## job 4978
// accel_display
module accel_display(
	input 		          		clk,         
	input 		          		reset_n,
	input 		     [1:0]		SW,
	input 		          		data_update,
	input 		     [15:0]		data_x,
	input 		     [15:0]		data_y,
	output		     [7:0]		HEX0,
	output		     [7:0]		HEX1,
	output		     [7:0]		HEX2,
	output		     [7:0]		HEX3,
	output		reg  [3:0]		VGA_B,
	output		reg  [3:0]		VGA_G,
	output		reg          	VGA_HS,
	output		reg  [3:0]		VGA_R,
	output		reg          	VGA_VS
);
	wire [32:0] smooth_outx, smooth_outy;
	reg  [9:0] pixel_x1, pixel_x2; 
	wire [9:0] x1, x2;
	reg  [9:0] pixel_y1, pixel_y2;
	wire [9:0] y1, y2;
	reg  [7:0] addr;
	wire [11:0] colors;
	reg  [0:0] en;
	reg  [0:0] en_q;
	reg  [9:0] count;
	wire [9:0]  col, row;
	reg  [3:0]   red, green, blue;
	wire  h_sync, v_sync;
	wire  disp_ena;
	smoothFilter x_axis (.clock(clk), .reset_n(reset_n), .enable(VGA_HS), .select(SW[1:0]), .data_x(data_x), 
	                     .data_update(data_update), .smooth_out(smooth_outx));
	smoothFilter y_axis (.clock(clk), .reset_n(reset_n), .enable(VGA_VS), .select(SW[1:0]), .data_x(data_y), 
	                     .data_update(data_update), .smooth_out(smooth_outy));
	BCDconvert BCD_x (.bin(count), .nothing(1'b0), .sign(HEX3), 
	                  .hunBCD(HEX2), .tenBCD(HEX1), .oneBCD(HEX0));
	always @(posedge clk) begin
		if (disp_ena == 1'b1) begin
			VGA_R <= red;
			VGA_B <= blue;
			VGA_G <= green;
		end else begin
			VGA_R <= 4'd0;
			VGA_B <= 4'd0;
			VGA_G <= 4'd0;
		end
		VGA_HS <= h_sync;
		VGA_VS <= v_sync;
	end
	vga_controller control (.pixel_clk(clk), .reset_n(reset_n), .h_sync (h_sync),
                           .v_sync(v_sync), .disp_ena(disp_ena), .column(col), .row(row));
	ram  memory (.clock(clk), .address(addr) , .data_out(colors));
	assign x1 = 10'd311 + smooth_outx[9:0];
  ...
For scale: about 530 flip-flops, ~83 I/O pins, roughly 35,000 sq um of cells after synthesis.
export LEC_CHECK = 0
export ABC_AREA = 1
export CAP_MARGIN = 5
export CORE_MARGIN = 2
export CORE_UTILIZATION = 72
export CTS_CLUSTER_DIAMETER = 227
export SETUP_SLACK_MARGIN = 2.72
export SLEW_MARGIN = 20
create_clock -name core_clock -period 10.6 [get_ports {clk}]
run.sh (not shown) runs the stock make flow with config.mk's settings and CLKGATE_MAP_FILE=.
Job 4978 did not finish: a tool error stopped it during 5_1_grt.
Edits applied to the flow inputs when going from job 4978 to job 6082:
==> flow/config.mk <==
export PLATFORM = sky130hd
export DESIGN_NAME = accel_display
export DESIGN_NICKNAME = accel_display
export VERILOG_FILES = /design/flow/design.v
export SDC_FILE = /design/flow/constraint.sdc
export NUM_CORES = 4
export LEC_CHECK = 0
export CAP_MARGIN = 20
export CORE_MARGIN = 2
export CORE_UTILIZATION = 40
export PLACE_DENSITY = 0.6
export SLEW_MARGIN = 20
==> flow/constraint.sdc <==
create_clock -name core_clock -period 20.0 [get_ports {clk}]
set_input_delay 4.0000 -clock core_clock [delete_from_list [all_inputs] [get_ports {clk}]]
set_output_delay 4.0000 -clock core_clock [all_outputs]
set_load 0.01 [all_outputs]
Notes after the runs:
Job 6082 closes out successfully: all stages finished, all timing, DRC and antenna checks passed. Changes observed in job 6082 relative to job 4978: vertical die size went up 33%, yosys-reported design area after synthesis went down 0.90%, synthesized cell count went down 20%, total instance count after detailed placement went down 336.
What job 9083 does differently from job 6082 at the input level:
diff --git a/flow/config.mk b/flow/config.mk
--- a/flow/config.mk
+++ b/flow/config.mk
@@ -6,7 +6,13 @@
 export NUM_CORES = 4
 export LEC_CHECK = 0
+export ABC_AREA = 1
 export CAP_MARGIN = 20
+export CELL_PAD_IN_SITES_GLOBAL_PLACEMENT = 3
 export CORE_MARGIN = 2
 export CORE_UTILIZATION = 40
-export PLACE_DENSITY = 0.6
+export GPL_ROUTABILITY_DRIVEN = 0
+export HOLD_SLACK_MARGIN = -0.06
+export MIN_ROUTING_LAYER = met2
+export PLACE_DENSITY_LB_ADDON = 0.28
+export SETUP_SLACK_MARGIN = 1.95
 export SLEW_MARGIN = 20
==> comparison <==
When job 9083 is set beside job 6082, its post-synthesis share of cell area spent on xor and xnor gates turns out to be 1.7 points smaller. Compared job 9083 vs job 6082, and power is up in job 9083. Job 9083 against job 6082: gate count of the mapped netlist increased by 25% relative to the old numbers; routed length on met1 decreased 100%. Relative to job 6082, share of cell area taken by muxes after synthesis has decreased by 14 points in job 9083.
Modified inputs, job 3619 compared to job 9083
diff --git a/flow/config.mk b/flow/config.mk
--- a/flow/config.mk
+++ b/flow/config.mk
@@ -10,9 +10,9 @@
 export CELL_PAD_IN_SITES_GLOBAL_PLACEMENT = 3
 export CORE_MARGIN = 2
-export CORE_UTILIZATION = 40
+export CORE_UTILIZATION = 33
+export CTS_CLUSTER_DIAMETER = 263
 export GPL_ROUTABILITY_DRIVEN = 0
 export HOLD_SLACK_MARGIN = -0.06
 export MIN_ROUTING_LAYER = met2
-export PLACE_DENSITY_LB_ADDON = 0.28
 export SETUP_SLACK_MARGIN = 1.95
 export SLEW_MARGIN = 20
[summary]
- The flow did not stop early for job 3619: all stages ran, and the layout cleared the timing, DRC and antenna checks.
- Against job 9083, job 3619 reports a ratio of routed vias to standard cells that is lower.
- Setup slack on job 3619 is behind job 9083.
- In job 3619, overall routing resource usage is lower than in job 9083.
- Total half-perimeter wirelength after legalization and detailed placement, job 9083 and job 3619, higher one = job 3619.
- Looking at start point of the critical path, the count[0] result is from job 3619; the count[1] one comes from job 9083.
- The minimum period implied by the final worst setup slack number comes out lower for job 9083 vs job 3619.
Power figures rest on the tool's default switching activity, not on a simulated workload.
